## config.mk

```make
export PLATFORM = sky130hd
export DESIGN_NAME = alu16_top
export DESIGN_NICKNAME = alu16_top
export VERILOG_FILES = /design/flow/design.v
export SDC_FILE = /design/flow/constraint.sdc
export NUM_CORES = 4
export LEC_CHECK = 0
export ABC_AREA = 0
export CAP_MARGIN = 25
export CORE_ASPECT_RATIO = 0.53
export CORE_MARGIN = 2
export CORE_UTILIZATION = 65
export GPL_ROUTABILITY_DRIVEN = 0
export MAX_ROUTING_LAYER = met4
export SLEW_MARGIN = 20
export TNS_END_PERCENT = 5
```

## constraint.sdc

```tcl
create_clock -name core_clock -period 5.39 [get_ports {clk}]
set_input_delay 1.0780 -clock core_clock [delete_from_list [all_inputs] [get_ports {clk}]]
set_output_delay 1.0780 -clock core_clock [all_outputs]
set_load 0.01 [all_outputs]
```

## design.v

```verilog
module adder16_7 (
    input [5:0] alufn,
    input [15:0] a,
    input [15:0] b,
    output reg [15:0] out,
    output reg z,
    output reg n,
    output reg v
  );
  reg [15:0] sum;
  reg [15:0] xb;
  always @* begin
    xb = b ^ {5'h10{alufn[0+0-:1]}};
    case (alufn[0+1-:2])
      2'h0: begin
        sum = a + b;
      end
      2'h1: begin
        sum = a - b;
      end
      2'h2: begin
        sum = a * b;
      end
      2'h3: begin
        sum = xb + 1'h1;
      end
      default: begin
        sum = a - b;
      end
    endcase
    v = (a[15+0-:1] & xb[15+0-:1] & ~sum[15+0-:1]) | (~a[15+0-:1] & ~xb[15+0-:1] & sum[15+0-:1]);
    n = sum[15+0-:1];
    z = (~|sum);
    out = sum;
  end
endmodule
module boolean16_9 (
    input [5:0] alufn,
    input [15:0] a,
    input [15:0] b,
    output reg [15:0] out
  );
  always @* begin
    case (alufn[0+3-:4])
      4'h8: begin
        out = a & b;
      end
      4'he: begin
        out = a | b;
      end
      4'h6: begin
        out = a ^ b;
      end
      4'ha: begin
        out = a;
      end
      default: begin
        out = 16'h0000;
      end
    endcase
  end
endmodule
module compare16_10 (
    input [5:0] alufn,
    input z,
    input v,
    input n,
    output reg [15:0] out
  );
  always @* begin
    case (alufn[1+1-:2])
      2'h1: begin
        out = z;
      end
      2'h2: begin
        out = n ^ v;
      end
      2'h3: begin
        out = z | (n ^ v);
      end
      default: begin
        out = 1'h0;
      end
    endcase
  end
endmodule
module shifter16_8 (
    input [15:0] a,
    input [15:0] b,
    input [5:0] alufn,
    output reg [15:0] out
  );
  always @* begin
    case (alufn[0+1-:2])
      2'h0: begin
        out = a <<< b[0+4-:5];
      end
      2'h1: begin
        out = a >>> b[0+4-:5];
      end
      2'h3: begin
        out = $signed(a) >>> b[0+4-:5];
      end
      default: begin
        out = 1'h0;
      end
    endcase
  end
endmodule
module alu_3 (
    input [5:0] alufn,
    input [15:0] a,
    input [15:0] b,
    output reg [15:0] alu_output
  );
  wire [16-1:0] M_add_out;
  wire [1-1:0] M_add_z;
  wire [1-1:0] M_add_n;
  wire [1-1:0] M_add_v;
  reg [6-1:0] M_add_alufn;
  reg [16-1:0] M_add_a;
  reg [16-1:0] M_add_b;
  adder16_7 add (
    .alufn(M_add_alufn),
    .a(M_add_a),
    .b(M_add_b),
    .out(M_add_out),
    .z(M_add_z),
    .n(M_add_n),
    .v(M_add_v)
  );
  wire [16-1:0] M_shift_out;
  reg [16-1:0] M_shift_a;
  reg [16-1:0] M_shift_b;
  reg [6-1:0] M_shift_alufn;
  shifter16_8 shift (
    .a(M_shift_a),
    .b(M_shift_b),
    .alufn(M_shift_alufn),
    .out(M_shift_out)
  );
  wire [16-1:0] M_bool_out;
  reg [6-1:0] M_bool_alufn;
  reg [16-1:0] M_bool_a;
  reg [16-1:0] M_bool_b;
  boolean16_9 bool (
    .alufn(M_bool_alufn),
    .a(M_bool_a),
    .b(M_bool_b),
    .out(M_bool_out)
  );
  wire [16-1:0] M_comp_out;
  reg [6-1:0] M_comp_alufn;
  reg [1-1:0] M_comp_z;
  reg [1-1:0] M_comp_v;
  reg [1-1:0] M_comp_n;
  compare16_10 comp (
    .alufn(M_comp_alufn),
    .z(M_comp_z),
    .v(M_comp_v),
    .n(M_comp_n),
    .out(M_comp_out)
  );
  always @* begin
    M_add_a = a;
    M_add_b = b;
    M_add_alufn = alufn;
    if (alufn[5:4] == 2'h3) begin
      M_add_alufn[1:0] = 2'h1;
    end
    M_comp_v = M_add_v;
    M_comp_n = M_add_n;
    M_comp_z = M_add_z;
    M_comp_alufn = alufn;
    M_bool_a = a;
    M_bool_b = b;
    M_bool_alufn = alufn;
    M_shift_a = a;
    M_shift_b = b;
    M_shift_alufn = alufn;
    case (alufn[4+1-:2])
      2'h0: begin
        alu_output = M_add_out;
      end
      2'h1: begin
        alu_output = M_bool_out;
      end
      2'h2: begin
        alu_output = M_shift_out;
      end
      2'h3: begin
        alu_output = M_comp_out;
      end
      default: begin
        alu_output = 16'h0000;
      end
    endcase
  end
endmodule
module alu16_top (
    input clk,
    input [5:0] alufn,
    input [15:0] a,
    input [15:0] b,
    output reg [15:0] y
  );
  reg [5:0] alufn_q;
  reg [15:0] a_q;
  reg [15:0] b_q;
  wire [15:0] alu_out;
  alu_3 alu (
    .alufn(alufn_q),
    .a(a_q),
    .b(b_q),
    .alu_output(alu_out)
  );
  always @(posedge clk) begin
    alufn_q <= alufn;
    a_q <= a;
    b_q <= b;
    y <= alu_out;
  end
endmodule
```

## run.sh

```bash
#!/bin/bash
# the make line also repeats each setting of config.mk as NAME=value (left out here)
make -C /OpenROAD-flow-scripts/flow DESIGN_CONFIG=/design/flow/config.mk WORK_HOME=/design/flow/orfs CLKGATE_MAP_FILE= finish
```

==> results of run 1 <==
cell type report:
type / count / area, um2
Timing Repair Buffer: 207 / 1760
Fill cell: 892 / 2344
Inverter: 153 / 605.6
Sequential cell: 54 / 1136
Clock buffer: 5 / 125.1
Multi-Input combinational cell: 899 / 7381
Antenna cell: 3 / 7.507
Tap cell: 181 / 226.5
Clock inverter: 3 / 28.78
timing repair:
action	4_1_cts	5_1_grt
setup endpoints to repair	8	9
gates resized	50	55
pin swaps	9	28
buffers inserted	4	10
metal layers:
metal / global-route usage / part of all wire
met2: 0.6017 / 0.35
met3: 0.2897 / 0.21
met1: 0.6594 / 0.40
met5: - / 0
met4: 0.1087 / 0.046
through the flow:
step                      worst slack, ps  setup TNS, ps  cells
after CTS                          -145.5         -575.6   1492
after floorplan                    -2.609         -2.609   1172
after global routing               -380.2          -2190   1504
final                              -275.3         -950.0   1505
after global placement             -306.3          -1400   1480
after detailed placement           -335.7          -1982   1480
==> results.py, run 1 <==
# Physical implementation metrics
metrics = {
    "status": {
        "status": "failed layout checks",
        "violations": "setup timing",
    },
    "sta": {
        "final_hold_viol_count": 0,
        "max_slew_margin": 0.2545,
        "worst_slew_pin_slew_ps": 1113,
        "fmax_mhz": 176.5,
        "fin_hold_ws_ps": 767.1,
        "period_minus_slack_ps": 5665,
        "setup_viol": 8,
        "fin_skew_ps": 6.626,
        "rsz0062_at_grt": "true",
        "finalClockPeriodUsage": 1.051,
        "fin_ws_ps": -275.3,
        "slew_viol_final": 0,
    },
    "final_layout": {
        "syn_to_final_growth_pct": 24.80,
        "stdcell_area_um2": 11270,
        "fin_util": 0.8279,
        "final_net_count": 1538,
    },
    "clock_tree": {
        "clk_path_buf_depth": 2,
        "clk_pin_slew_worst_paths_ps": 80,
        "numCtsBuffers": 5,
        "htree_levels": 2,
        "clock_tree.root_cell": "clkbuf_16",
        "clock_sinks": 54,
        "cts_tree": "built",
        "worstSkewPairLatency_ps": 310,
        "cts-hold-fix-buffers": 0,
    },
    "synth": {
        "synth_flops": 54,
        "ys_top_cells_by_count": "inv_1 (146), nor2_1 (130), nand2_1 (129), ha_1 (98), o21ai_0 (87)",
        "ys_sh_adder": 0.3153,
        "ys_cells": 1172,
        "most_common_cell": "inv_1",
        "syn-instance-count": 1172,
        "synth_nets": 1390,
        "ff_type": "dfxtp_1",
        "syn_area_um2": 9031,
        "synth.area.top_cells": "fa_1 (18%), ha_1 (14%), dfxtp_1 (12%)",
        "yosysUniqueCellTypes": 78,
        "ys_top_logic_family": "adder cells",
        "mux_share": 0.02120,
        "top_area_cell": "fa_1",
        "ys_seq_frac": 0.1197,
        "yosys_warnings": 6,
        "ys_area_um2": 9031,
        "synthArstFlopShare": 0,
        "simple_gate_area_frac": 0.1769,
        "avgSynthCellArea_um2": 7.706,
        "synth-compound-area-share": 0.1971,
        "top_area_frac": 0.1796,
        "synth_xor_xnor_area_share": 0.07426,
        "synth-edff-count": 0,
    },
    "critical_path": {
        "worst-r2r-setup-slack_ps": -280,
        "crit_path_frequent_cell": "fa_1",
        "arrival_ps": 5830,
        "cpLargestDelayFamily": "adder cells",
        "cp-startpoint": "b_q[6]",
        "crit_path_end_kind": "register",
        "worstPathMaxFanout": 3,
        "crit_path_end": "y[0]",
        "worstReg2RegEnd": "y[0]",
        "crit_buf_inv": 3,
        "crit_type": "reg -> reg",
        "cp-start-kind": "register",
        "cp.depth": 20,
        "cp.required_ps": 5550,
        "r2r_cells": 20,
        "cp_cell_sequence": "buf_6 > nand2_1 > fa_1 > fa_1 > inv_2 > fa_1 > fa_1 > inv_2 > fa_1 > fa_2 > xor2_2 > xnor2_2 > xnor2_1 > xnor2_1 > xnor3_2 > xnor2_2 > nand2_2 > o211ai_2 > a221oi_2 > o41ai_2",
        "slowest_delay_ps": 580,
        "r2r_start": "b_q[6]",
        "worst_path_max_delay_cell": "fa_1",
    },
    "die": {
        "core_area_um2": 13610,
        "fp-row-count": 31,
        "fp_util": 0.6634,
        "dieWidth_um": 165.9,
        "dieArea_um2": 14900,
        "io_pins": 55,
        "die_h_um": 89.82,
    },
    "power": {
        "powerDensity_nw_per_um2": 455.7,
        "combPwrFrac": 0.839,
        "ir_drop_v": 0.001216,
        "p_leak_nw": 5.184,
        "total_power_mw": 5.136,
        "p_sw_mw": 2.585,
        "internal_power_mw": 2.550,
        "clkPwrFrac": 0.070,
        "switching_share": 0.5034,
        "p_seq_uw": 470,
        "powerClk_uw": 359,
        "p_comb_mw": 4.31,
        "power_leader": "combinational logic",
        "seqPwrFrac": 0.092,
    },
    "drt": {
        "first_iter_violations": 1976,
        "route.detailed.drc": 0,
        "drt-total-wl_mm": 35.86,
        "via_per_inst": 6.535,
        "vias": 9835,
        "wire_per_inst_um": 23.83,
        "ant_nets": 0,
        "drtPass1Iterations": 19,
    },
    "flow_run": {
        "maxCapViolCount": 0,
        "warning_count": 49,
    },
    "worst_hold_path": {
        "hold_path.class": "reg -> reg",
        "holdPathEnd": "y[15]",
        "min_path_cells": 2,
        "min_from": "alufn_q[4]",
    },
    "placed_design": {
        "hpwl_mm": 28.47,
        "portBuffers": 54,
        "place_area_um2": 10690,
    },
    "global_routing": {
        "track_usage": 0.4846,
        "antenna_found_initial": 2,
        "grt_max_degree": 39,
        "grt_pass1_vias": 9190,
        "overflow": 0,
        "grt_pass1_wl_mm": 53.50,
    },
}
==> inputs of run 2 (changes only) <==
Settings changed: ABC_AREA 0 to 1, CAP_MARGIN 25 to 5, CORE_ASPECT_RATIO 0.53 to 0.92, CORE_UTILIZATION 65 to 72, CTS_CLUSTER_DIAMETER set to 105, CTS_CLUSTER_SIZE set to 72, HOLD_SLACK_MARGIN set to 0.3, MAX_ROUTING_LAYER met4 to unset, PLACE_DENSITY_LB_ADDON set to 0.29, SETUP_SLACK_MARGIN set to -0.1, TNS_END_PERCENT 5 to unset.
Clock period 5.39 ns to 2.0 ns, I/O delays scaled along.
==> run 2 against run 1 <==
The flow now stops in clock tree synthesis (4_1_cts). Area after synthesis up 8.9%. Synthesized cell count up 26%. Die area down 2.0%.
==> results.py, run 2 <==
# Flow results
metrics = {
    "status": {
        "status": "stopped before the end",
        "lastStage": "clock tree synthesis (4_1_cts)",
        "error": "[ERROR DPL-0038] Utilization greater than 100%, impossible to legalize",
    },
    "synth": {
        "yosysUniqueCellTypes": 55,
        "ys_top_cells_by_count": "nand2_1 (384), inv_1 (301), ha_1 (98), o21ai_0 (93), nand3_1 (82)",
        "synth_flops": 54,
        "syn-instance-count": 1482,
        "ys_area_um2": 9834,
        "ys_cells": 1482,
        "ys_sh_adder": 0.2896,
        "top_area_frac": 0.1649,
        "ys_top_logic_family": "adder cells",
        "yosys_warnings": 6,
        "synth_xor_xnor_area_share": 0.04415,
        "top_area_cell": "fa_1",
        "mux_share": 0.004071,
        "synthArstFlopShare": 0,
        "simple_gate_area_frac": 0.2648,
        "most_common_cell": "nand2_1",
        "synth_nets": 1700,
        "avgSynthCellArea_um2": 6.636,
        "synth.area.top_cells": "fa_1 (16%), nand2_1 (15%), ha_1 (12%)",
        "ys_seq_frac": 0.1099,
        "ff_type": "dfxtp_1",
        "synth-compound-area-share": 0.1391,
        "syn_area_um2": 9834,
        "synth-edff-count": 0,
    },
    "die": {
        "fp-row-count": 40,
        "fp_util": 0.7443,
        "io_pins": 55,
        "dieArea_um2": 14610,
        "die_h_um": 116.1,
        "dieWidth_um": 125.8,
        "core_area_um2": 13210,
    },
    "placed_design": {
        "portBuffers": 54,
        "hpwl_mm": 36.18,
    },
}
## run 2: through the flow
step | cells | utilization | instance area (um2) | worst slack, ps | hold slack, ps
2_1_floorplan | 1482 | - | 10220 | -3247 | 427.7
3_3_place_gp | 1899 | 0.9470 | 12510 | -3340 | 749.4
3_5_place_dp | 1899 | 0.9470 | 12510 | -3714 | 772.7
==> inputs of run 3 (changes only) <==
Settings changed: ABC_AREA 1 to unset, CAP_MARGIN 5 to 25, CORE_ASPECT_RATIO 0.92 to unset, CORE_MARGIN 2 to 7, CORE_UTILIZATION 72 to 29, CTS_CLUSTER_DIAMETER 105 to 210, CTS_CLUSTER_SIZE 72 to 25, GPL_ROUTABILITY_DRIVEN 0 to unset, HOLD_SLACK_MARGIN 0.3 to unset, MAX_ROUTING_LAYER set to met5, MIN_ROUTING_LAYER set to met2, PLACE_DENSITY_LB_ADDON 0.29 to unset, SETUP_SLACK_MARGIN -0.1 to unset, SLEW_MARGIN 20 to 30, TNS_END_PERCENT set to 10.
Clock period 2.0 ns to 6.5 ns, I/O delays scaled along.
==> run 3 against run 2 <==
Now clean on timing, DRC and antenna. Die area increased by 150%. Area after synthesis is 8.2% lower. Synthesized cell count shrank 21%.
==> results.py, run 3 <==
# Physical implementation metrics
metrics = {
    "critical_path": {
        "cp-start-kind": "register",
        "worst-r2r-setup-slack_ps": 250,
        "slowest_delay_ps": 540,
        "cp_cell_sequence": "inv_1 > nor2_1 > fa_1 > inv_1 > fa_1 > fa_1 > inv_1 > ha_1 > fa_1 > inv_1 > fa_1 > inv_1 > ha_1 > or4_1 > o22a_1 > a31oi_4 > o21ai_0 > xnor2_1 > buf_4 > nand2_1 > o211ai_2 > a221oi_2 > o41ai_2",
        "arrival_ps": 6440,
        "worst_path_max_delay_cell": "fa_1",
        "cpLargestDelayFamily": "adder cells",
        "worstPathMaxFanout": 7,
        "r2r_cells": 23,
        "cp.required_ps": 6690,
        "worstReg2RegEnd": "y[0]",
        "crit_path_end_kind": "register",
        "crit_type": "reg -> reg",
        "cp-startpoint": "a_q[7]",
        "crit_path_end": "y[0]",
        "crit_buf_inv": 6,
        "r2r_start": "a_q[7]",
        "cp.depth": 23,
    },
    "die": {
        "dieArea_um2": 36280,
        "fp_util": 0.2952,
        "dieWidth_um": 190.5,
        "die_h_um": 190.5,
        "io_pins": 55,
        "core_area_um2": 30590,
        "fp-row-count": 64,
    },
    "synth": {
        "synth_nets": 1390,
        "synth.area.top_cells": "fa_1 (18%), ha_1 (14%), dfxtp_1 (12%)",
        "syn-instance-count": 1172,
        "ys_cells": 1172,
        "top_area_frac": 0.1796,
        "most_common_cell": "inv_1",
        "simple_gate_area_frac": 0.1769,
        "yosysUniqueCellTypes": 78,
        "yosys_warnings": 6,
        "ys_seq_frac": 0.1197,
        "synth-edff-count": 0,
        "mux_share": 0.02120,
        "synth_flops": 54,
        "ff_type": "dfxtp_1",
        "ys_top_logic_family": "adder cells",
        "ys_sh_adder": 0.3153,
        "avgSynthCellArea_um2": 7.706,
        "top_area_cell": "fa_1",
        "ys_top_cells_by_count": "inv_1 (146), nor2_1 (130), nand2_1 (129), ha_1 (98), o21ai_0 (87)",
        "ys_area_um2": 9031,
        "syn_area_um2": 9031,
        "synth_xor_xnor_area_share": 0.07426,
        "synthArstFlopShare": 0,
        "synth-compound-area-share": 0.1971,
    },
    "placed_design": {
        "routabilityCongestion": 1.073,
        "portBuffers": 54,
        "hpwl_mm": 29.84,
        "dp.cells": 1611,
        "place_area_um2": 10210,
    },
    "sta": {
        "fmax_mhz": 160.1,
        "setup_viol": 0,
        "fin_skew_ps": 16.77,
        "final_hold_viol_count": 0,
        "max_slew_margin": 0.4210,
        "slew_viol_final": 0,
        "finalClockPeriodUsage": 0.9612,
        "period_minus_slack_ps": 6248,
        "rsz0062_at_grt": "false",
        "worst_slew_pin_slew_ps": 866.1,
        "fin_setup_tns_ps": 0,
    },
    "drt": {
        "route.detailed.drc": 0,
        "first_iter_violations": 3039,
        "vias": 12280,
        "wire_per_inst_um": 24.49,
        "via_per_inst": 7.573,
        "drtPass1Iterations": 14,
        "ant_nets": 0,
        "drt-total-wl_mm": 39.72,
    },
    "final_layout": {
        "stdcell_count": 1622,
        "syn_to_final_growth_pct": 15.39,
        "stdcell_area_um2": 10420,
        "final_net_count": 1442,
    },
    "power": {
        "switching_share": 0.5594,
        "p_sw_mw": 2.150,
        "seqPwrFrac": 0.102,
        "p_comb_mw": 3.16,
        "clkPwrFrac": 0.075,
        "internal_power_mw": 1.694,
        "ir_drop_v": 0.0003195,
        "power_leader": "combinational logic",
        "combPwrFrac": 0.823,
        "p_leak_nw": 4.649,
        "p_seq_uw": 393,
        "powerDensity_nw_per_um2": 368.9,
        "powerClk_uw": 288,
    },
    "clock_tree": {
        "clk_path_buf_depth": 2,
        "clock_tree.root_cell": "clkbuf_16",
        "numCtsBuffers": 5,
        "cts_tree": "built",
        "clk_pin_slew_worst_paths_ps": 80,
        "htree_levels": 2,
        "clock_sinks": 54,
        "cts-hold-fix-buffers": 0,
        "worstSkewPairLatency_ps": 330,
    },
    "global_routing": {
        "overflow": 0,
        "track_usage": 0.3282,
        "antenna_found_initial": 0,
        "grt_max_degree": 46,
        "grt_pass1_vias": 13980,
        "grt_pass1_wl_mm": 58.86,
    },
    "worst_hold_path": {
        "hold_path.class": "reg -> reg",
        "holdPathEnd": "y[13]",
        "min_from": "alufn_q[4]",
        "min_path_cells": 2,
    },
    "flow_run": {
        "maxCapViolCount": 0,
        "warning_count": 44,
    },
    "status": {
        "status": "no timing/DRC/antenna violations",
    },
}
run 3: what timing repair did:
item | 4_1_cts | 5_1_grt
setup endpoints to repair | 0 | 5
buffers inserted | 0 | 2
resized | 0 | 10
run 3: metrics by stage:
stage,util,hold WS [ps],setup WS [ps],power [mW]
2_1_floorplan,-,653.3,227.0,2.040
3_3_place_gp,0.3336,705.1,340.2,3.109
3_5_place_dp,0.3338,704.4,251.3,3.128
4_1_cts,0.3386,721.4,208.6,3.430
5_1_grt,0.3406,804.1,4.418,4.004
6_report,0.3407,724.4,252.0,3.844
run 3: per-layer routing:
layer / vias to the layer above / track usage / part of all wire
li1: 4007 / - / -
met1: 4170 / - / 0
met2: 3561 / 0.3622 / 0.44
met3: 525 / 0.4305 / 0.41
met4: 21 / 0.1262 / 0.14
met5: - / 0.1893 / 0.013
run 3: layout make-up:
class / instances / area (um2)
fill: 3299 / 20170
multi-input combinational: 899 / 7147
sequential: 54 / 1084
timing repair buffer: 111 / 968.4
inverter: 153 / 578.1
tap: 396 / 495.5
clock buffer: 5 / 125.1
clock inverter: 3 / 21.27
antenna: 1 / 2.502
==> inputs of run 4 (changes only) <==
Settings changed: ABC_AREA set to 1, CAP_MARGIN 25 to 20, CORE_ASPECT_RATIO set to 1.24, CORE_MARGIN 7 to 2, CORE_UTILIZATION 29 to 72, CTS_CLUSTER_DIAMETER 210 to 373, CTS_CLUSTER_SIZE 25 to 96, MAX_ROUTING_LAYER met5 to unset, MIN_ROUTING_LAYER met2 to unset, PLACE_DENSITY set to 0.39, SLEW_MARGIN 30 to 20, TNS_END_PERCENT 10 to unset.
Clock period 6.5 ns to 6.35 ns, I/O delays scaled along.
==> run 4 against run 3 <==
Largest cell class unchanged. Register-to-register slack lost 50 ps. Largest power group unchanged. Hold slack got worse by 56 ps. Via count is 13% lower. Worst setup slack got worse by 48 ps. Power is 15% lower. Sequential cell count unchanged. Area after synthesis increased by 8.9%. Critical path depth up 1.
==> results.py, run 4 <==
# Physical implementation metrics
metrics = {
    "sta": {
        "rsz0062_at_grt": "false",
        "finalClockPeriodUsage": 0.9678,
        "fmax_mhz": 162.7,
        "setup_viol": 0,
        "fin_ws_ps": 204.3,
        "final_hold_viol_count": 0,
        "fin_skew_ps": 28.63,
        "period_minus_slack_ps": 6146,
        "fin_hold_ws_ps": 668.7,
        "fin_setup_tns_ps": 0,
        "worst_slew_pin_slew_ps": 927.7,
        "max_slew_margin": 0.3792,
        "slew_viol_final": 0,
    },
    "synth": {
        "ys_top_cells_by_count": "nand2_1 (384), inv_1 (301), ha_1 (98), o21ai_0 (93), nand3_1 (82)",
        "syn-instance-count": 1482,
        "mux_share": 0.004071,
        "synth-compound-area-share": 0.1391,
        "ys_sh_adder": 0.2896,
        "synthArstFlopShare": 0,
        "avgSynthCellArea_um2": 6.636,
        "yosys_warnings": 6,
        "ys_area_um2": 9834,
        "ys_cells": 1482,
        "synth-edff-count": 0,
        "syn_area_um2": 9834,
        "top_area_cell": "fa_1",
        "simple_gate_area_frac": 0.2648,
        "synth_flops": 54,
        "yosysUniqueCellTypes": 55,
        "synth.area.top_cells": "fa_1 (16%), nand2_1 (15%), ha_1 (12%)",
        "most_common_cell": "nand2_1",
        "ys_seq_frac": 0.1099,
        "ys_top_logic_family": "adder cells",
        "synth_nets": 1700,
        "ff_type": "dfxtp_1",
        "synth_xor_xnor_area_share": 0.04415,
        "top_area_frac": 0.1649,
    },
    "power": {
        "clkPwrFrac": 0.106,
        "p_sw_mw": 1.837,
        "powerClk_uw": 346,
        "seqPwrFrac": 0.130,
        "power_leader": "combinational logic",
        "switching_share": 0.5619,
        "internal_power_mw": 1.432,
        "combPwrFrac": 0.765,
        "powerDensity_nw_per_um2": 305.6,
        "p_seq_uw": 424,
        "p_comb_mw": 2.50,
        "p_leak_nw": 5.864,
        "ir_drop_v": 0.0005365,
    },
    "clock_tree": {
        "cts_setup_buffers": 0,
        "cts_tree": "built",
        "cts-hold-fix-buffers": 0,
        "numCtsBuffers": 5,
        "cts-resized-gates": 0,
        "worstSkewPairLatency_ps": 330,
        "clock_tree.root_cell": "clkbuf_16",
        "htree_levels": 2,
        "clk_pin_slew_worst_paths_ps": 100,
        "clk_path_buf_depth": 2,
        "clock_sinks": 54,
    },
    "critical_path": {
        "cp-start-kind": "register",
        "crit_buf_inv": 5,
        "cp.depth": 24,
        "worst-r2r-setup-slack_ps": 200,
        "worstReg2RegEnd": "y[0]",
        "crit_type": "reg -> reg",
        "r2r_start": "b_q[7]",
        "cp-startpoint": "b_q[7]",
        "worst_path_max_delay_cell": "dfxtp_2",
        "cp_cell_sequence": "ha_1 > inv_1 > fa_1 > fa_1 > inv_1 > fa_1 > fa_1 > inv_1 > fa_1 > fa_1 > inv_1 > ha_1 > nand2_1 > a21oi_1 > a211oi_1 > nand3_1 > inv_1 > nand3_1 > nand3_1 > nand2_1 > o21bai_1 > nand2_1 > nand2_1 > a21oi_2",
        "arrival_ps": 6380,
        "crit_path_end_kind": "register",
        "cp.required_ps": 6580,
        "worstPathMaxFanout": 8,
        "cpLargestDelayFamily": "adder cells",
        "r2r_cells": 24,
        "crit_path_frequent_cell": "fa_1",
        "slowest_delay_ps": 540,
        "crit_path_end": "y[0]",
    },
    "final_layout": {
        "stdcell_area_um2": 10700,
        "final_net_count": 1727,
        "syn_to_final_growth_pct": 8.766,
        "nFillCells": 946,
    },
    "global_routing": {
        "grt_pass1_vias": 10660,
        "track_usage": 0.5216,
        "overflow": 0,
        "grt_max_degree": 31,
        "grt_pass1_wl_mm": 56.66,
        "antenna_found_initial": 1,
    },
    "drt": {
        "vias": 10700,
        "via_per_inst": 6.359,
        "first_iter_violations": 1763,
        "ant_nets": 0,
        "drtPass1Iterations": 13,
        "route.detailed.drc": 0,
        "wire_per_inst_um": 21.68,
        "drt-total-wl_mm": 36.47,
    },
    "placed_design": {
        "hpwl_mm": 28.58,
        "dp_slack_ps": 313.1,
        "portBuffers": 54,
        "place_area_um2": 10500,
        "routabilityCongestion": 1.061,
    },
    "worst_hold_path": {
        "hold_path.class": "reg -> reg",
        "min_from": "alufn_q[4]",
        "holdPathEnd": "y[0]",
        "min_path_cells": 3,
    },
    "die": {
        "dieWidth_um": 109.0,
        "io_pins": 55,
        "core_area_um2": 13350,
        "die_h_um": 134.1,
        "fp_util": 0.7367,
        "fp-row-count": 47,
        "dieArea_um2": 14620,
    },
    "flow_run": {
        "maxCapViolCount": 0,
        "warning_count": 46,
    },
    "status": {
        "status": "no timing/DRC/antenna violations",
    },
}
run 4: routing by layer:
metal | vias up | track usage | wire [um]
li1 | 4690 | - | -
met1 | 4805 | 0.5775 | 12090
met2 | 877 | 0.7726 | 15370
met3 | 324 | 0.2187 | 5055
met4 | 0 | 0.4231 | 3955
met5 | - | 0 | 0
run 4: layout make-up:
cell class	count	area, um2	share of cell area
inverter	308	1161	0.1086
tap	171	214.0	0.02000
clock inverter	3	48.80	0.004562
timing repair buffer	82	750.7	0.07018
clock buffer	5	125.1	0.01170
sequential	54	1099	0.1027
multi-input combinational	1058	7296	0.6821
antenna	1	2.502	0.0002339
run 4: metrics by stage:
step             util  total power, mW  cells
4_1_cts        0.7996            3.087   1681
2_1_floorplan       -            2.025   1482
3_3_place_gp   0.7866            2.562   1673
3_5_place_dp   0.7866            2.738   1673
5_1_grt        0.8011            3.522   1681
6_report       0.8013            3.268   1682
==> inputs of run 5 (changes only) <==
Settings changed: ABC_AREA 1 to unset, CELL_PAD_IN_SITES_GLOBAL_PLACEMENT set to 3, CORE_ASPECT_RATIO 1.24 to unset, CORE_UTILIZATION 72 to 36, CTS_CLUSTER_DIAMETER 373 to 306, CTS_CLUSTER_SIZE 96 to 68, PLACE_DENSITY 0.39 to 0.89, SETUP_SLACK_MARGIN set to -0.3.
Clock period 6.35 ns to 6.5 ns, I/O delays scaled along.
==> run 5 against run 4 <==
Critical endpoint is now y[15]. Still clean on timing, DRC and antenna. Clock power decreased by 9.5%. Clock-buffer cell count is 1 higher. Wire length up 1.5%. Critical path depth decreased by 2. Register-to-register slack about the same. Clock skew down 14 ps. First-iteration DRC count decreased by 57%.
==> results.py, run 5 <==
# Physical implementation metrics
metrics = {
    "critical_path": {
        "worst_path_max_delay_cell": "dfxtp_1",
        "cp-startpoint": "a_q[7]",
        "slowest_delay_ps": 720,
        "r2r_cells": 22,
        "worst-r2r-setup-slack_ps": 220,
        "cp_cell_sequence": "inv_1 > nor2_1 > fa_1 > inv_1 > fa_1 > inv_1 > ha_1 > fa_1 > fa_1 > inv_1 > fa_1 > inv_1 > ha_1 > or4_1 > o22a_1 > a31oi_1 > o21ai_0 > xnor2_1 > nand2_1 > o211ai_1 > o21ai_0 > o21ai_0",
        "arrival_ps": 6510,
        "r2r_start": "a_q[7]",
        "crit_path_end_kind": "register",
        "worstPathMaxFanout": 10,
        "cp.depth": 22,
        "cpLargestDelayFamily": "adder cells",
        "crit_buf_inv": 5,
        "worstReg2RegEnd": "y[15]",
        "crit_type": "reg -> reg",
        "crit_path_end": "y[15]",
        "cp.required_ps": 6730,
        "cp-start-kind": "register",
    },
    "global_routing": {
        "overflow": 0,
        "track_usage": 0.2842,
        "grt_pass1_vias": 8659,
        "grt_pass1_wl_mm": 54.91,
        "antenna_found_initial": 4,
        "grt_max_degree": 48,
    },
    "placed_design": {
        "dp.cells": 1543,
        "place_area_um2": 10140,
        "routabilityCongestion": 0.9354,
        "hpwl_mm": 29.93,
        "portBuffers": 54,
        "dp_slack_ps": 204.1,
    },
    "clock_tree": {
        "clk_pin_slew_worst_paths_ps": 80,
        "htree_levels": 2,
        "numCtsBuffers": 5,
        "cts-hold-fix-buffers": 0,
        "clock_sinks": 54,
        "worstSkewPairLatency_ps": 300,
        "clock_tree.root_cell": "clkbuf_16",
        "cts_tree": "built",
        "clk_path_buf_depth": 2,
        "cts-resized-gates": 0,
        "cts_setup_buffers": 0,
    },
    "final_layout": {
        "syn_to_final_growth_pct": 14.23,
        "stdcell_count": 1554,
        "seq_area_um2": 1082,
        "final_net_count": 1445,
        "nFillCells": 2601,
        "fin_util": 0.4217,
        "stdcell_area_um2": 10320,
        "mi_logic_area_um2": 7094,
    },
    "power": {
        "p_leak_nw": 4.668,
        "internal_power_mw": 1.538,
        "powerClk_uw": 313,
        "combPwrFrac": 0.771,
        "power_leader": "combinational logic",
        "switching_share": 0.5027,
        "powerDensity_nw_per_um2": 299.7,
        "p_seq_uw": 394,
        "clkPwrFrac": 0.101,
        "p_comb_mw": 2.39,
        "p_sw_mw": 1.554,
        "ir_drop_v": 0.0002857,
        "seqPwrFrac": 0.127,
    },
    "sta": {
        "max_slew_margin": 0.4841,
        "setup_viol": 0,
        "fin_skew_ps": 14.31,
        "slew_viol_final": 0,
        "fin_ws_ps": 217.6,
        "fmax_mhz": 159.2,
        "fin_hold_ws_ps": 730.7,
        "worst_slew_pin_slew_ps": 765.8,
        "finalClockPeriodUsage": 0.9665,
        "final_hold_viol_count": 0,
        "period_minus_slack_ps": 6282,
    },
    "drt": {
        "ant_nets": 0,
        "via_per_inst": 5.546,
        "drtPass1Iterations": 9,
        "route.detailed.drc": 0,
        "vias": 8618,
        "first_iter_violations": 756,
        "drt-total-wl_mm": 37.02,
        "wire_per_inst_um": 23.82,
    },
    "synth": {
        "ys_top_logic_family": "adder cells",
        "synth.area.top_cells": "fa_1 (18%), ha_1 (14%), dfxtp_1 (12%)",
        "ff_type": "dfxtp_1",
        "synth_xor_xnor_area_share": 0.07426,
        "ys_sh_adder": 0.3153,
        "top_area_cell": "fa_1",
        "yosys_warnings": 6,
        "ys_cells": 1172,
        "synth-compound-area-share": 0.1971,
        "syn-instance-count": 1172,
        "most_common_cell": "inv_1",
        "syn_area_um2": 9031,
        "synthArstFlopShare": 0,
        "simple_gate_area_frac": 0.1769,
        "ys_seq_frac": 0.1197,
        "mux_share": 0.02120,
        "synth_nets": 1390,
        "ys_area_um2": 9031,
        "yosysUniqueCellTypes": 78,
        "top_area_frac": 0.1796,
        "synth-edff-count": 0,
        "avgSynthCellArea_um2": 7.706,
        "synth_flops": 54,
        "ys_top_cells_by_count": "inv_1 (146), nor2_1 (130), nand2_1 (129), ha_1 (98), o21ai_0 (87)",
    },
    "die": {
        "fp_util": 0.3692,
        "dieWidth_um": 162.4,
        "dieArea_um2": 26370,
        "core_area_um2": 24460,
        "die_h_um": 162.4,
        "io_pins": 55,
        "fp-row-count": 57,
    },
    "worst_hold_path": {
        "min_path_cells": 2,
        "min_from": "alufn_q[4]",
        "holdPathEnd": "y[13]",
        "hold_path.class": "reg -> reg",
    },
    "flow_run": {
        "warning_count": 44,
        "maxCapViolCount": 0,
    },
    "status": {
        "status": "no timing/DRC/antenna violations",
    },
}
## run 5: per-layer routing
layer | share of wire | GRT usage | vias to the layer above
li1 | - | - | 4035
met1 | 0.46 | 0.4036 | 4176
met2 | 0.44 | 0.4462 | 331
met3 | 0.060 | 0.03259 | 74
met4 | 0.037 | 0.1018 | 2
met5 | 0.00051 | 0 | -
## run 5: area by class of cell
class / count / area share
sequential: 54 / 0.1049
inverter: 153 / 0.05567
clock buffer: 6 / 0.01249
antenna: 2 / 0.0004851
clock inverter: 2 / 0.003639
tap: 324 / 0.03930
timing repair buffer: 114 / 0.09582
multi-input combinational: 899 / 0.6877
## run 5: stage by stage
step / TNS (ps) / total power, mW
3_5_place_dp: 0 / 2.784
2_1_floorplan: 0 / 2.040
6_report: 0 / 3.092
5_1_grt: -323.8 / 3.358
3_3_place_gp: 0 / 2.793
4_1_cts: 0 / 3.115
==> inputs of run 6 (changes only) <==
Settings changed: ABC_AREA set to 1, CAP_MARGIN 20 to 30, CELL_PAD_IN_SITES_DETAIL_PLACEMENT set to 1, CELL_PAD_IN_SITES_GLOBAL_PLACEMENT 3 to 0, CORE_ASPECT_RATIO set to 0.66, CORE_MARGIN 2 to 3, CORE_UTILIZATION 36 to 44, CTS_CLUSTER_DIAMETER 306 to unset, CTS_CLUSTER_SIZE 68 to unset, GPL_ROUTABILITY_DRIVEN set to 0, GPL_TIMING_DRIVEN set to 0, HOLD_SLACK_MARGIN set to 0.18, MAX_ROUTING_LAYER set to met5, MIN_ROUTING_LAYER set to met1, PLACE_DENSITY 0.89 to unset, PLACE_DENSITY_LB_ADDON set to 0.04, SETUP_SLACK_MARGIN -0.3 to unset.
Clock period 6.5 ns to 7.86 ns, I/O delays scaled along.
==> run 6 against run 5 <==
Critical endpoint is now y[14]. Power down 17%. Cell area up 5.9%. Via count up 23%. Highest routed layer unchanged.
==> results.py, run 6 <==
# Physical implementation metrics
metrics = {
    "sta": {
        "period_minus_slack_ps": 7534,
        "final_hold_viol_count": 0,
        "setup_viol": 0,
        "slew_viol_final": 0,
        "max_slew_margin": 0.3989,
        "rsz0062_at_grt": "false",
        "fin_hold_ws_ps": 734.0,
        "fmax_mhz": 132.7,
        "fin_setup_tns_ps": 0,
        "finalClockPeriodUsage": 0.9585,
        "fin_skew_ps": 10.69,
        "worst_slew_pin_slew_ps": 898.4,
    },
    "critical_path": {
        "crit_path_frequent_cell": "fa_1",
        "crit_path_end_kind": "register",
        "cp_cell_sequence": "clkbuf_1 > clkbuf_2 > buf_2 > nand2_1 > fa_1 > fa_1 > inv_1 > fa_1 > fa_1 > fa_1 > inv_1 > fa_1 > inv_1 > ha_1 > nand2_1 > nor3_1 > nand3_1 > o2111ai_1 > a21oi_1 > o21ai_0 > o21ai_1 > o21ai_1 > o221ai_1",
        "crit_path_end": "y[14]",
        "r2r_start": "b_q[2]",
        "cp-startpoint": "b_q[2]",
        "cp-start-kind": "register",
        "worstPathMaxFanout": 10,
        "crit_buf_inv": 6,
        "r2r_cells": 23,
        "worst-r2r-setup-slack_ps": 330,
        "arrival_ps": 7690,
        "cp.required_ps": 8020,
        "worstReg2RegEnd": "y[14]",
        "slowest_delay_ps": 640,
        "worst_path_max_delay_cell": "dfxtp_1",
        "cpLargestDelayFamily": "adder cells",
        "cp.depth": 23,
        "crit_type": "reg -> reg",
    },
    "clock_tree": {
        "clk_path_buf_depth": 2,
        "htree_levels": 2,
        "clk_pin_slew_worst_paths_ps": 80,
        "clock_tree.root_cell": "clkbuf_16",
        "worstSkewPairLatency_ps": 320,
        "clock_sinks": 54,
        "cts-hold-fix-buffers": 0,
        "numCtsBuffers": 5,
        "cts_tree": "built",
    },
    "synth": {
        "synth_nets": 1700,
        "mux_share": 0.004071,
        "yosysUniqueCellTypes": 55,
        "ys_top_cells_by_count": "nand2_1 (384), inv_1 (301), ha_1 (98), o21ai_0 (93), nand3_1 (82)",
        "synthArstFlopShare": 0,
        "most_common_cell": "nand2_1",
        "top_area_cell": "fa_1",
        "synth.area.top_cells": "fa_1 (16%), nand2_1 (15%), ha_1 (12%)",
        "synth-compound-area-share": 0.1391,
        "avgSynthCellArea_um2": 6.636,
        "ys_cells": 1482,
        "ys_top_logic_family": "adder cells",
        "yosys_warnings": 6,
        "ys_seq_frac": 0.1099,
        "top_area_frac": 0.1649,
        "synth-edff-count": 0,
        "ff_type": "dfxtp_1",
        "ys_sh_adder": 0.2896,
        "synth_xor_xnor_area_share": 0.04415,
        "syn_area_um2": 9834,
        "synth_flops": 54,
        "syn-instance-count": 1482,
        "simple_gate_area_frac": 0.2648,
        "ys_area_um2": 9834,
    },
    "die": {
        "fp-row-count": 43,
        "die_h_um": 127.5,
        "dieWidth_um": 190.0,
        "core_area_um2": 21470,
        "io_pins": 55,
        "dieArea_um2": 24220,
        "fp_util": 0.4581,
    },
    "power": {
        "p_sw_mw": 1.421,
        "internal_power_mw": 1.153,
        "seqPwrFrac": 0.127,
        "p_leak_nw": 5.881,
        "powerClk_uw": 280,
        "p_seq_uw": 326,
        "p_comb_mw": 1.97,
        "combPwrFrac": 0.765,
        "clkPwrFrac": 0.109,
        "ir_drop_v": 0.0002316,
        "power_leader": "combinational logic",
        "powerDensity_nw_per_um2": 235.6,
        "switching_share": 0.5520,
    },
    "global_routing": {
        "grt-busiest-layer": "met1",
        "grt_pass1_wl_mm": 61.60,
        "overflow": 0,
        "grt_max_degree": 18,
        "antenna_found_initial": 1,
        "grt_util_met2": 0.4748,
        "met1_usage": 0.4968,
        "track_usage": 0.3347,
        "met3_usage": 0.1081,
        "grt_pass1_vias": 10480,
    },
    "drt": {
        "drt-total-wl_mm": 40.39,
        "wire_per_inst_um": 22.00,
        "drtPass1Iterations": 7,
        "first_iter_violations": 1255,
        "route.detailed.drc": 0,
        "ant_nets": 0,
        "vias": 10580,
        "diodes": 0,
        "via_per_inst": 5.763,
    },
    "worst_hold_path": {
        "min_from": "alufn_q[4]",
        "holdPathEnd": "y[0]",
        "min_path_cells": 3,
        "hold_path.class": "reg -> reg",
    },
    "flow_run": {
        "maxCapViolCount": 0,
        "warning_count": 44,
    },
    "final_layout": {
        "final_net_count": 1761,
        "stdcell_area_um2": 10920,
        "syn_to_final_growth_pct": 11.08,
    },
    "status": {
        "status": "no timing/DRC/antenna violations",
    },
    "placed_design": {
        "hpwl_mm": 33.69,
        "place_area_um2": 10740,
        "portBuffers": 54,
    },
}
-- run 6: through the flow --
step           power [mW]  std cells  utilization  setup slack (ps)
2_1_floorplan       1.636       1482            -              1895
4_1_cts             2.543       1836       0.5087             117.5
3_3_place_gp        2.173       1828       0.5003             49.55
5_1_grt             2.853       1836       0.5089             55.71
3_5_place_dp        2.254       1828       0.5003            -90.66
6_report            2.574       1836       0.5089             325.8
-- run 6: repair_timing --
item / 4_1_cts / 5_1_grt
buffers inserted: 0 / 0
resized: 2 / 7
endpoints found under the setup margin: 1 / 1
-- run 6: cell type report --
class,count,area (um2)
buffer,62,305.3
sequential,54,1081
clock inverter,2,38.79
fill,2884,10540
clock buffer,6,138.9
multi-input combinational,1058,7293
tap,292,365.4
timing repair buffer,54,540.5
inverter,308,1161
-- run 6: metal layers --
| layer | vias up | share of wire |
|---|---|---|
| met5 | - | 0.00062 |
| met2 | 597 | 0.39 |
| met1 | 5129 | 0.45 |
| met4 | 4 | 0.025 |
| li1 | 4758 | - |
| met3 | 92 | 0.13 |
==> inputs of run 7 (changes only) <==
Settings changed: ABC_AREA 1 to unset, CAP_MARGIN 30 to 20, CELL_PAD_IN_SITES_DETAIL_PLACEMENT 1 to unset, CELL_PAD_IN_SITES_GLOBAL_PLACEMENT 0 to unset, CORE_ASPECT_RATIO 0.66 to unset, CORE_MARGIN 3 to 2, CORE_UTILIZATION 44 to 69, CTS_CLUSTER_DIAMETER set to 44, CTS_CLUSTER_SIZE set to 21, GPL_ROUTABILITY_DRIVEN 0 to unset, GPL_TIMING_DRIVEN 0 to unset, HOLD_SLACK_MARGIN 0.18 to unset, MAX_ROUTING_LAYER met5 to unset, MIN_ROUTING_LAYER met1 to unset, PLACE_DENSITY_LB_ADDON 0.04 to unset.
Clock period 7.86 ns to 5.31 ns, I/O delays scaled along.
==> run 7 against run 6 <==
Synthesized cell count fell by 21%. Die area shrank 42%. The run now fails in global routing (5_1_grt). Area after synthesis fell by 8.2%.
==> results.py, run 7 <==
# Flow results
metrics = {
    "clock_tree": {
        "cts-hold-fix-buffers": 0,
        "clock_tree.root_cell": "clkbuf_16",
        "clock_sinks": 54,
        "clk_path_buf_depth": 2,
        "htree_levels": 2,
        "numCtsBuffers": 5,
    },
    "synth": {
        "ys_cells": 1172,
        "ff_type": "dfxtp_1",
        "ys_top_logic_family": "adder cells",
        "avgSynthCellArea_um2": 7.706,
        "synth_flops": 54,
        "synth_xor_xnor_area_share": 0.07426,
        "synth-edff-count": 0,
        "top_area_frac": 0.1796,
        "synthArstFlopShare": 0,
        "synth_nets": 1390,
        "ys_seq_frac": 0.1197,
        "most_common_cell": "inv_1",
        "top_area_cell": "fa_1",
        "simple_gate_area_frac": 0.1769,
        "synth-compound-area-share": 0.1971,
        "synth.area.top_cells": "fa_1 (18%), ha_1 (14%), dfxtp_1 (12%)",
        "yosysUniqueCellTypes": 78,
        "yosys_warnings": 6,
        "ys_top_cells_by_count": "inv_1 (146), nor2_1 (130), nand2_1 (129), ha_1 (98), o21ai_0 (87)",
        "syn_area_um2": 9031,
        "mux_share": 0.02120,
        "syn-instance-count": 1172,
        "ys_area_um2": 9031,
        "ys_sh_adder": 0.3153,
    },
    "global_routing": {
        "track_usage": 0.7285,
        "overflow": 86,
    },
    "placed_design": {
        "place_area_um2": 10490,
        "hpwl_mm": 27.84,
        "routabilityCongestion": 1.075,
        "portBuffers": 54,
        "dp_slack_ps": -403.0,
        "dp.cells": 1448,
    },
    "die": {
        "io_pins": 55,
        "fp_util": 0.7099,
        "fp-row-count": 41,
        "dieArea_um2": 14020,
        "dieWidth_um": 118.4,
        "core_area_um2": 12720,
        "die_h_um": 118.4,
    },
    "status": {
        "lastStage": "global routing (5_1_grt)",
        "status": "stopped before the end",
        "error": "[ERROR GRT-0232] Routing congestion too high. Check the congestion heatmap in the GUI.",
    },
}
run 7: per-layer routing:
layer,GRT usage,GRT overflow
met1,0.7387,5
met2,0.8934,34
met3,0.5565,1
met4,0.7455,46
met5,0.1544,0
run 7: timing repair:
item,4_1_cts
pin swaps,24
setup endpoints to repair,8
setup buffers,8
cloned,0
resized,78
==> inputs of run 8 (changes only) <==
Settings changed: CORE_UTILIZATION 69 to 65, CTS_CLUSTER_SIZE 21 to 89.
Clock period 5.31 ns to 5.0 ns, I/O delays scaled along.
==> run 8 against run 7 <==
Now fails the layout checks on setup timing. Die area is 5.9% higher. Area after synthesis stayed put. Synthesized cell count stayed put.
==> results.py, run 8 <==
# Physical implementation metrics
metrics = {
    "status": {
        "status": "failed layout checks",
        "violations": "setup timing",
    },
    "global_routing": {
        "grt_pass1_vias": 10230,
        "grt_pass1_wl_mm": 57.09,
        "overflow": 0,
        "track_usage": 0.5220,
        "antenna_found_initial": 1,
        "grt_max_degree": 49,
    },
    "sta": {
        "final_hold_viol_count": 0,
        "fmax_mhz": 160.3,
        "setup_viol": 9,
        "slew_viol_final": 0,
        "worst_slew_pin_slew_ps": 1239,
        "fin_hold_ws_ps": 725.1,
        "max_slew_margin": 0.1742,
        "period_minus_slack_ps": 6237,
        "fin_ws_ps": -1237,
        "finalClockPeriodUsage": 1.247,
        "fin_skew_ps": 11.52,
        "rsz0062_at_grt": "true",
        "fin_setup_tns_ps": -7301,
    },
    "die": {
        "core_area_um2": 13720,
        "dieWidth_um": 121.9,
        "dieArea_um2": 14850,
        "die_h_um": 121.9,
        "fp_util": 0.6583,
        "fp-row-count": 43,
        "io_pins": 55,
    },
    "drt": {
        "route.detailed.drc": 0,
        "ant_nets": 0,
        "first_iter_violations": 2008,
        "vias": 10490,
        "drtPass1Iterations": 17,
        "wire_per_inst_um": 27.78,
        "drt-total-wl_mm": 41.84,
        "via_per_inst": 6.963,
    },
    "power": {
        "internal_power_mw": 3.233,
        "seqPwrFrac": 0.071,
        "switching_share": 0.5411,
        "powerClk_uw": 387,
        "p_seq_uw": 499,
        "p_leak_nw": 5.195,
        "combPwrFrac": 0.874,
        "power_leader": "combinational logic",
        "p_comb_mw": 6.16,
        "p_sw_mw": 3.811,
        "clkPwrFrac": 0.055,
        "powerDensity_nw_per_um2": 615.3,
        "ir_drop_v": 0.0009916,
    },
    "synth": {
        "yosysUniqueCellTypes": 78,
        "syn_area_um2": 9031,
        "synth-edff-count": 0,
        "mux_share": 0.02120,
        "ys_top_cells_by_count": "inv_1 (146), nor2_1 (130), nand2_1 (129), ha_1 (98), o21ai_0 (87)",
        "ff_type": "dfxtp_1",
        "avgSynthCellArea_um2": 7.706,
        "synth.area.top_cells": "fa_1 (18%), ha_1 (14%), dfxtp_1 (12%)",
        "yosys_warnings": 6,
        "top_area_frac": 0.1796,
        "ys_top_logic_family": "adder cells",
        "ys_sh_adder": 0.3153,
        "simple_gate_area_frac": 0.1769,
        "ys_area_um2": 9031,
        "most_common_cell": "inv_1",
        "top_area_cell": "fa_1",
        "synth_xor_xnor_area_share": 0.07426,
        "synth_flops": 54,
        "synthArstFlopShare": 0,
        "ys_cells": 1172,
        "syn-instance-count": 1172,
        "synth_nets": 1390,
        "synth-compound-area-share": 0.1971,
        "ys_seq_frac": 0.1197,
    },
    "worst_hold_path": {
        "holdPathEnd": "y[0]",
        "hold_path.class": "reg -> reg",
        "min_from": "alufn_q[2]",
        "min_path_cells": 3,
    },
    "critical_path": {
        "r2r_cells": 24,
        "worst-r2r-setup-slack_ps": -1240,
        "cp.depth": 24,
        "crit_path_end": "y[0]",
        "crit_path_frequent_cell": "fa_1",
        "cp.required_ps": 5210,
        "worstReg2RegEnd": "y[0]",
        "cp-start-kind": "register",
        "arrival_ps": 6440,
        "cp_cell_sequence": "buf_6 > inv_6 > buf_6 > nor2_2 > fa_1 > inv_2 > fa_1 > fa_1 > fa_1 > inv_1 > fa_1 > inv_2 > fa_1 > inv_2 > ha_4 > a21o_1 > a31oi_4 > buf_4 > buf_6 > xor2_2 > buf_6 > o21ai_4 > nand4b_1 > o41ai_2",
        "worst_path_max_delay_cell": "fa_1",
        "crit_path_end_kind": "register",
        "crit_buf_inv": 10,
        "crit_type": "reg -> reg",
        "cp-startpoint": "a_q[5]",
        "cpLargestDelayFamily": "adder cells",
        "worstPathMaxFanout": 5,
        "r2r_start": "a_q[5]",
        "slowest_delay_ps": 570,
    },
    "final_layout": {
        "stdcell_count": 1506,
        "nFillCells": 790,
        "stdcell_area_um2": 11450,
        "syn_to_final_growth_pct": 26.77,
        "final_net_count": 1541,
    },
    "clock_tree": {
        "worstSkewPairLatency_ps": 310,
        "cts-hold-fix-buffers": 0,
        "numCtsBuffers": 5,
        "clock_sinks": 54,
        "htree_levels": 2,
        "clk_pin_slew_worst_paths_ps": 80,
        "cts_tree": "built",
        "clk_path_buf_depth": 2,
        "clock_tree.root_cell": "clkbuf_16",
    },
    "placed_design": {
        "place_area_um2": 10720,
        "portBuffers": 54,
        "hpwl_mm": 28.27,
        "routabilityCongestion": 1.096,
        "dp_slack_ps": -858.1,
        "dp.cells": 1483,
    },
    "flow_run": {
        "warning_count": 49,
        "maxCapViolCount": 0,
    },
}
## run 8: routing by layer
metal / vias up / routed length (um) / GRT usage
met5: - / 86 / 0
met4: 4 / 4870 / 0.4138
li1: 4240 / - / -
met1: 4737 / 12960 / 0.6005
met2: 1064 / 16740 / 0.7647
met3: 441 / 7179 / 0.2144
## run 8: repair_timing
action	4_1_cts	5_1_grt
endpoints found under the setup margin	9	10
pin swaps	17	30
setup buffers	9	7
gates resized	75	57
gates cloned	0	0
## run 8: through the flow
step / utilization / total power [mW]
after floorplan: - / 2.817
after global placement: 0.7810 / 4.534
after detailed placement: 0.7812 / 4.764
after CTS: 0.8142 / 5.603
after global routing: 0.8343 / 7.149
final: 0.8345 / 7.044
## run 8: area by class of cell
type                       instances  area (um2)  share of cell area
inverter                         153       610.6             0.05333
sequential                        54        1112             0.09716
clock inverter                     2       10.01           0.0008743
multi-input combinational        899        7575              0.6616
clock buffer                       6       150.1             0.01311
tap                              180       225.2             0.01967
antenna                            2       5.005           0.0004372
timing repair buffer             210        1760              0.1538
==> inputs of run 9 (changes only) <==
Settings changed: ABC_AREA set to 0, CAP_MARGIN 20 to 30, CORE_ASPECT_RATIO set to 0.77, CORE_UTILIZATION 65 to 21, CTS_CLUSTER_DIAMETER 44 to 46, CTS_CLUSTER_SIZE 89 to 35, GPL_ROUTABILITY_DRIVEN set to 1, GPL_TIMING_DRIVEN set to 1, MIN_ROUTING_LAYER set to met1, PLACE_DENSITY_LB_ADDON set to 0.02, SETUP_SLACK_MARGIN set to 1.05.
Clock period 5.0 ns to 3.51 ns, I/O delays scaled along.
==> run 9 against run 8 <==
The layout still fails its checks (setup timing). Utilization down 53 points. Cell area up 14%. Hold slack better by 30 ps. Maximum frequency up 13%. Global-route usage down 30 points. Wire length up 13%. Clock power up about 50%. Worst setup slack worse by 790 ps. Via count down 12%. Largest cell class unchanged.
==> results.py, run 9 <==
# Physical implementation metrics
metrics = {
    "critical_path": {
        "cp.depth": 22,
        "crit_buf_inv": 6,
        "crit_path_frequent_cell": "fa_1",
        "cpLargestDelayFamily": "adder cells",
        "cp_cell_sequence": "buf_4 > nand2_2 > fa_1 > fa_1 > fa_1 > inv_2 > ha_4 > fa_1 > inv_1 > fa_1 > inv_1 > ha_2 > or4_4 > o22a_1 > buf_4 > xor2_1 > buf_4 > a22oi_2 > o21ai_2 > nor2_1 > nand4b_1 > o41ai_2",
        "cp.required_ps": 3750,
        "r2r_start": "b_q[1]",
        "worst_path_max_delay_cell": "fa_1",
        "crit_path_end_kind": "register",
        "crit_path_end": "y[0]",
        "slowest_delay_ps": 530,
        "worstPathMaxFanout": 4,
        "crit_type": "reg -> reg",
        "cp-start-kind": "register",
        "worstReg2RegEnd": "y[0]",
        "worst-r2r-setup-slack_ps": -2020,
        "cp-startpoint": "b_q[1]",
        "r2r_cells": 22,
        "arrival_ps": 5770,
    },
    "power": {
        "switching_share": 0.4814,
        "power_leader": "combinational logic",
        "powerClk_uw": 580,
        "ir_drop_v": 0.0005763,
        "seqPwrFrac": 0.079,
        "powerDensity_nw_per_um2": 688.8,
        "total_power_mw": 9.004,
        "clkPwrFrac": 0.064,
        "p_leak_nw": 5.820,
        "p_sw_mw": 4.334,
        "internal_power_mw": 4.670,
        "p_seq_uw": 714,
        "p_comb_mw": 7.71,
        "combPwrFrac": 0.856,
    },
    "drt": {
        "ant_nets": 0,
        "drtPass1Iterations": 6,
        "route.detailed.drc": 0,
        "wire_per_inst_um": 23.40,
        "diodes": 0,
        "vias": 9263,
        "via_per_inst": 4.590,
        "first_iter_violations": 710,
        "drt-total-wl_mm": 47.22,
    },
    "global_routing": {
        "track_usage": 0.2173,
        "grt_pass1_wl_mm": 67.95,
        "overflow": 0,
        "grt_pass1_vias": 9427,
        "grt_max_degree": 50,
        "antenna_found_initial": 0,
    },
    "final_layout": {
        "stdcell_area_um2": 13070,
        "syn_to_final_growth_pct": 44.74,
        "final_net_count": 1657,
        "fin_util": 0.3086,
    },
    "sta": {
        "max_slew_margin": 0.5009,
        "slew_viol_final": 0,
        "finalClockPeriodUsage": 1.576,
        "setup_viol": 13,
        "worst_slew_pin_slew_ps": 743.6,
        "fmax_mhz": 180.8,
        "fin_setup_tns_ps": -19440,
        "fin_skew_ps": 16.02,
        "final_hold_viol_count": 0,
        "period_minus_slack_ps": 5532,
        "rsz0062_at_grt": "true",
        "fin_ws_ps": -2022,
    },
    "synth": {
        "synth_flops": 54,
        "top_area_frac": 0.1796,
        "ys_seq_frac": 0.1197,
        "synthArstFlopShare": 0,
        "ys_top_cells_by_count": "inv_1 (146), nor2_1 (130), nand2_1 (129), ha_1 (98), o21ai_0 (87)",
        "synth_xor_xnor_area_share": 0.07426,
        "synth_nets": 1390,
        "avgSynthCellArea_um2": 7.706,
        "synth-edff-count": 0,
        "synth.area.top_cells": "fa_1 (18%), ha_1 (14%), dfxtp_1 (12%)",
        "syn_area_um2": 9031,
        "ys_cells": 1172,
        "yosysUniqueCellTypes": 78,
        "syn-instance-count": 1172,
        "ys_area_um2": 9031,
        "mux_share": 0.02120,
        "simple_gate_area_frac": 0.1769,
        "most_common_cell": "inv_1",
        "top_area_cell": "fa_1",
        "ff_type": "dfxtp_1",
        "ys_sh_adder": 0.3153,
        "synth-compound-area-share": 0.1971,
        "ys_top_logic_family": "adder cells",
        "yosys_warnings": 6,
    },
    "clock_tree": {
        "clk_pin_slew_worst_paths_ps": 80,
        "htree_levels": 2,
        "cts_tree": "built",
        "cts-hold-fix-buffers": 0,
        "clock_tree.root_cell": "clkbuf_16",
        "clock_sinks": 54,
        "clk_path_buf_depth": 2,
        "worstSkewPairLatency_ps": 340,
        "numCtsBuffers": 5,
    },
    "flow_run": {
        "maxCapViolCount": 0,
        "warning_count": 47,
    },
    "worst_hold_path": {
        "min_path_cells": 2,
        "hold_path.class": "reg -> reg",
        "holdPathEnd": "y[13]",
        "min_from": "alufn_q[4]",
    },
    "die": {
        "die_h_um": 186.0,
        "dieArea_um2": 44700,
        "core_area_um2": 42360,
        "fp_util": 0.2132,
        "io_pins": 55,
        "dieWidth_um": 240.3,
        "fp-row-count": 66,
    },
    "placed_design": {
        "dp_slack_ps": -2409,
        "hpwl_mm": 39.76,
        "portBuffers": 54,
        "place_area_um2": 12180,
        "routabilityCongestion": 0.8901,
    },
    "status": {
        "violations": "setup timing",
        "status": "failed layout checks",
    },
}
## run 9: stage by stage
stage               instances  hold slack, ps
finish                   2018           755.5
global route             2018           781.6
CTS                      2009           736.3
detailed placement       1997           748.2
global placement         1996           749.8
floorplan                1172           662.4
## run 9: layer usage
| metal | wire, um | vias to the layer above | GRT usage | part of all wire |
|---|---|---|---|---|
| li1 | - | 4471 | - | - |
| met1 | 24220 | 4529 | 0.3258 | 0.51 |
| met2 | 19440 | 231 | 0.3120 | 0.41 |
| met3 | 2573 | 32 | 0.04197 | 0.054 |
| met4 | 991 | 0 | 0.05814 | 0.021 |
| met5 | 0 | - | 0 | 0 |
## run 9: timing repair
| action | 4_1_cts | 5_1_grt |
|---|---|---|
| pin swaps | 28 | 29 |
| gates cloned | 0 | 0 |
| buffers inserted | 4 | 9 |
| resized | 99 | 68 |
| setup endpoints to repair | 16 | 16 |
## run 9: layout make-up
cell class              instances  area [um2]
well taps                     578       723.2
multi-input cells             899        7719
fillers                      4605       29290
flip-flops and latches         54        1125
repair buffers                326        2753
clock buffers                   7       142.6
inverters                     153       604.3
clock inverters                 1       5.005
==> inputs of run 10 (changes only) <==
Settings changed: ABC_AREA 0 to 1, CAP_MARGIN 30 to 20, CORE_ASPECT_RATIO 0.77 to 0.92, CORE_UTILIZATION 21 to 72, CTS_CLUSTER_DIAMETER 46 to unset, CTS_CLUSTER_SIZE 35 to unset, GPL_ROUTABILITY_DRIVEN 1 to unset, GPL_TIMING_DRIVEN 1 to unset, HOLD_SLACK_MARGIN set to 0.27, MIN_ROUTING_LAYER met1 to unset, PLACE_DENSITY_LB_ADDON 0.02 to unset, SETUP_SLACK_MARGIN 1.05 to unset.
Clock period 3.51 ns to 2.1 ns, I/O delays scaled along.
==> run 10 against run 9 <==
The run now fails in clock tree synthesis (4_1_cts). Synthesized cell count rose by 26%. Area after synthesis rose by 8.9%. Die area fell by 67%.
==> results.py, run 10 <==
# Flow results
metrics = {
    "synth": {
        "synth_xor_xnor_area_share": 0.04415,
        "ys_sh_adder": 0.2896,
        "ys_area_um2": 9834,
        "avgSynthCellArea_um2": 6.636,
        "ys_seq_frac": 0.1099,
        "top_area_cell": "fa_1",
        "yosys_warnings": 6,
        "synth-edff-count": 0,
        "ys_top_logic_family": "adder cells",
        "top_area_frac": 0.1649,
        "synth_flops": 54,
        "syn-instance-count": 1482,
        "most_common_cell": "nand2_1",
        "simple_gate_area_frac": 0.2648,
        "ff_type": "dfxtp_1",
        "ys_top_cells_by_count": "nand2_1 (384), inv_1 (301), ha_1 (98), o21ai_0 (93), nand3_1 (82)",
        "yosysUniqueCellTypes": 55,
        "synth-compound-area-share": 0.1391,
        "syn_area_um2": 9834,
        "synthArstFlopShare": 0,
        "ys_cells": 1482,
        "synth.area.top_cells": "fa_1 (16%), nand2_1 (15%), ha_1 (12%)",
        "mux_share": 0.004071,
        "synth_nets": 1700,
    },
    "die": {
        "fp-row-count": 40,
        "fp_util": 0.7443,
        "dieWidth_um": 125.8,
        "die_h_um": 116.1,
        "core_area_um2": 13210,
        "io_pins": 55,
        "dieArea_um2": 14610,
    },
    "status": {
        "error": "[ERROR DPL-0038] Utilization greater than 100%, impossible to legalize",
        "lastStage": "clock tree synthesis (4_1_cts)",
        "status": "stopped before the end",
    },
    "placed_design": {
        "routabilityCongestion": 1.209,
        "portBuffers": 54,
        "hpwl_mm": 37.93,
    },
}
==> run 10: stage by stage <==
stage,setup slack (ps),hold WS (ps),area [um2],cells,utilization
2_1_floorplan,-3147,447.7,10220,1482,-
3_3_place_gp,-3161,751.7,12650,1918,0.9578
3_5_place_dp,-3563,824.1,12650,1918,0.9578
==> inputs of run 11 (changes only) <==
Settings changed: CAP_MARGIN 20 to 25, CELL_PAD_IN_SITES_DETAIL_PLACEMENT set to 1, CELL_PAD_IN_SITES_GLOBAL_PLACEMENT set to 1, CORE_ASPECT_RATIO 0.92 to 0.53, CORE_MARGIN 2 to 3, CORE_UTILIZATION 72 to 44, GPL_ROUTABILITY_DRIVEN set to 0, HOLD_SLACK_MARGIN 0.27 to unset, MAX_ROUTING_LAYER set to met5, PLACE_DENSITY_LB_ADDON set to 0.29.
Clock period 2.1 ns to 7.86 ns, I/O delays scaled along.
==> run 11 against run 10 <==
Now clean on timing, DRC and antenna. Die area rose by 66%. Area after synthesis did not move. Synthesized cell count did not move.
==> results.py, run 11 <==
# Physical implementation metrics
metrics = {
    "synth": {
        "ys_sh_adder": 0.2896,
        "synth_flops": 54,
        "avgSynthCellArea_um2": 6.636,
        "top_area_frac": 0.1649,
        "synth-compound-area-share": 0.1391,
        "synthArstFlopShare": 0,
        "ys_top_cells_by_count": "nand2_1 (384), inv_1 (301), ha_1 (98), o21ai_0 (93), nand3_1 (82)",
        "ys_top_logic_family": "adder cells",
        "mux_share": 0.004071,
        "top_area_cell": "fa_1",
        "simple_gate_area_frac": 0.2648,
        "synth-edff-count": 0,
        "ys_cells": 1482,
        "syn_area_um2": 9834,
        "ff_type": "dfxtp_1",
        "most_common_cell": "nand2_1",
        "yosysUniqueCellTypes": 55,
        "ys_area_um2": 9834,
        "yosys_warnings": 6,
        "synth_nets": 1700,
        "syn-instance-count": 1482,
        "synth.area.top_cells": "fa_1 (16%), nand2_1 (15%), ha_1 (12%)",
        "synth_xor_xnor_area_share": 0.04415,
        "ys_seq_frac": 0.1099,
    },
    "critical_path": {
        "cp-start-kind": "register",
        "r2r_start": "b_q[1]",
        "crit_type": "reg -> reg",
        "worst_path_max_delay_cell": "dfxtp_1",
        "worstPathMaxFanout": 32,
        "arrival_ps": 6730,
        "crit_buf_inv": 4,
        "crit_path_end_kind": "register",
        "worstReg2RegEnd": "y[0]",
        "crit_path_end": "y[0]",
        "worst-r2r-setup-slack_ps": 1390,
        "cp_cell_sequence": "buf_4 > nand2_1 > fa_1 > fa_1 > inv_1 > fa_1 > fa_1 > fa_1 > inv_1 > fa_1 > inv_1 > ha_1 > nand2_1 > nor3_1 > nand3_1 > o2111ai_1 > a21oi_1 > o21ai_0 > o21ai_1 > nor2_1 > nand4_1 > nand2_1 > nand2_1 > a21oi_2",
        "cp-startpoint": "b_q[1]",
        "slowest_delay_ps": 850,
        "crit_path_frequent_cell": "fa_1",
        "cp.required_ps": 8120,
        "cp.depth": 24,
        "r2r_cells": 24,
        "cpLargestDelayFamily": "adder cells",
    },
    "sta": {
        "worst_slew_pin_slew_ps": 1011,
        "fin_hold_ws_ps": 715.0,
        "setup_viol": 0,
        "rsz0062_at_grt": "false",
        "final_hold_viol_count": 0,
        "fin_setup_tns_ps": 0,
        "slew_viol_final": 0,
        "max_slew_margin": 0.3251,
        "period_minus_slack_ps": 6465,
        "finalClockPeriodUsage": 0.8226,
        "fin_skew_ps": 7.397,
        "fmax_mhz": 154.7,
    },
    "drt": {
        "drtPass1Iterations": 6,
        "vias": 10420,
        "wire_per_inst_um": 23.04,
        "first_iter_violations": 1280,
        "drt-total-wl_mm": 41.17,
        "ant_nets": 0,
        "route.detailed.drc": 0,
        "via_per_inst": 5.833,
    },
    "clock_tree": {
        "cts_setup_buffers": 0,
        "clock_tree.root_cell": "clkbuf_16",
        "htree_levels": 2,
        "clock_sinks": 54,
        "cts-resized-gates": 0,
        "numCtsBuffers": 5,
        "worstSkewPairLatency_ps": 320,
        "cts_tree": "built",
        "clk_pin_slew_worst_paths_ps": 80,
        "clk_path_buf_depth": 2,
        "cts-hold-fix-buffers": 0,
    },
    "die": {
        "fp-row-count": 39,
        "io_pins": 55,
        "fp_util": 0.4529,
        "core_area_um2": 21710,
        "dieWidth_um": 211.4,
        "dieArea_um2": 24270,
        "die_h_um": 114.8,
    },
    "placed_design": {
        "hpwl_mm": 33.48,
        "place_area_um2": 10560,
        "portBuffers": 54,
    },
    "flow_run": {
        "warning_count": 44,
        "maxCapViolCount": 0,
    },
    "global_routing": {
        "antenna_found_initial": 1,
        "track_usage": 0.3441,
        "grt_max_degree": 33,
        "grt_pass1_wl_mm": 62.61,
        "overflow": 0,
        "grt_pass1_vias": 10580,
    },
    "power": {
        "clkPwrFrac": 0.104,
        "p_leak_nw": 5.804,
        "total_power_mw": 2.489,
        "ir_drop_v": 0.0001434,
        "powerDensity_nw_per_um2": 232.2,
        "powerClk_uw": 258,
        "combPwrFrac": 0.755,
        "internal_power_mw": 1.108,
        "switching_share": 0.5550,
        "power_leader": "combinational logic",
        "p_comb_mw": 1.88,
        "p_sw_mw": 1.381,
        "seqPwrFrac": 0.142,
        "p_seq_uw": 353,
    },
    "worst_hold_path": {
        "min_from": "alufn_q[4]",
        "holdPathEnd": "y[0]",
        "hold_path.class": "reg -> reg",
        "min_path_cells": 3,
    },
    "final_layout": {
        "final_net_count": 1716,
        "stdcell_area_um2": 10720,
        "syn_to_final_growth_pct": 9.008,
    },
    "status": {
        "status": "no timing/DRC/antenna violations",
    },
}
## run 11: cell type report
cell class | instances | area, um2
fillers | 2884 | 10990
multi-input cells | 1058 | 7293
inverters | 308 | 1161
flip-flops and latches | 54 | 1081
repair buffers | 71 | 668.1
well taps | 287 | 359.1
clock buffers | 6 | 138.9
clock inverters | 2 | 16.27
diodes | 1 | 2.502
## run 11: layer usage
layer,global-route usage,up-vias,share of wire
met5,0,-,0.00032
met4,0.08066,2,0.027
met3,0.1104,84,0.14
met2,0.4853,608,0.39
met1,0.5083,5071,0.45
li1,-,4659,-
## run 11: metrics by stage
stage                     worst slack, ps    util  instances
after floorplan                      1895       -       1482
after global placement               1577  0.4861       1777
after detailed placement             1512  0.4861       1777
after CTS                            1477  0.4932       1785
after global routing                 1016  0.4936       1786
final                                1395  0.4937       1787
Power is estimated from default activity; no workload was simulated.
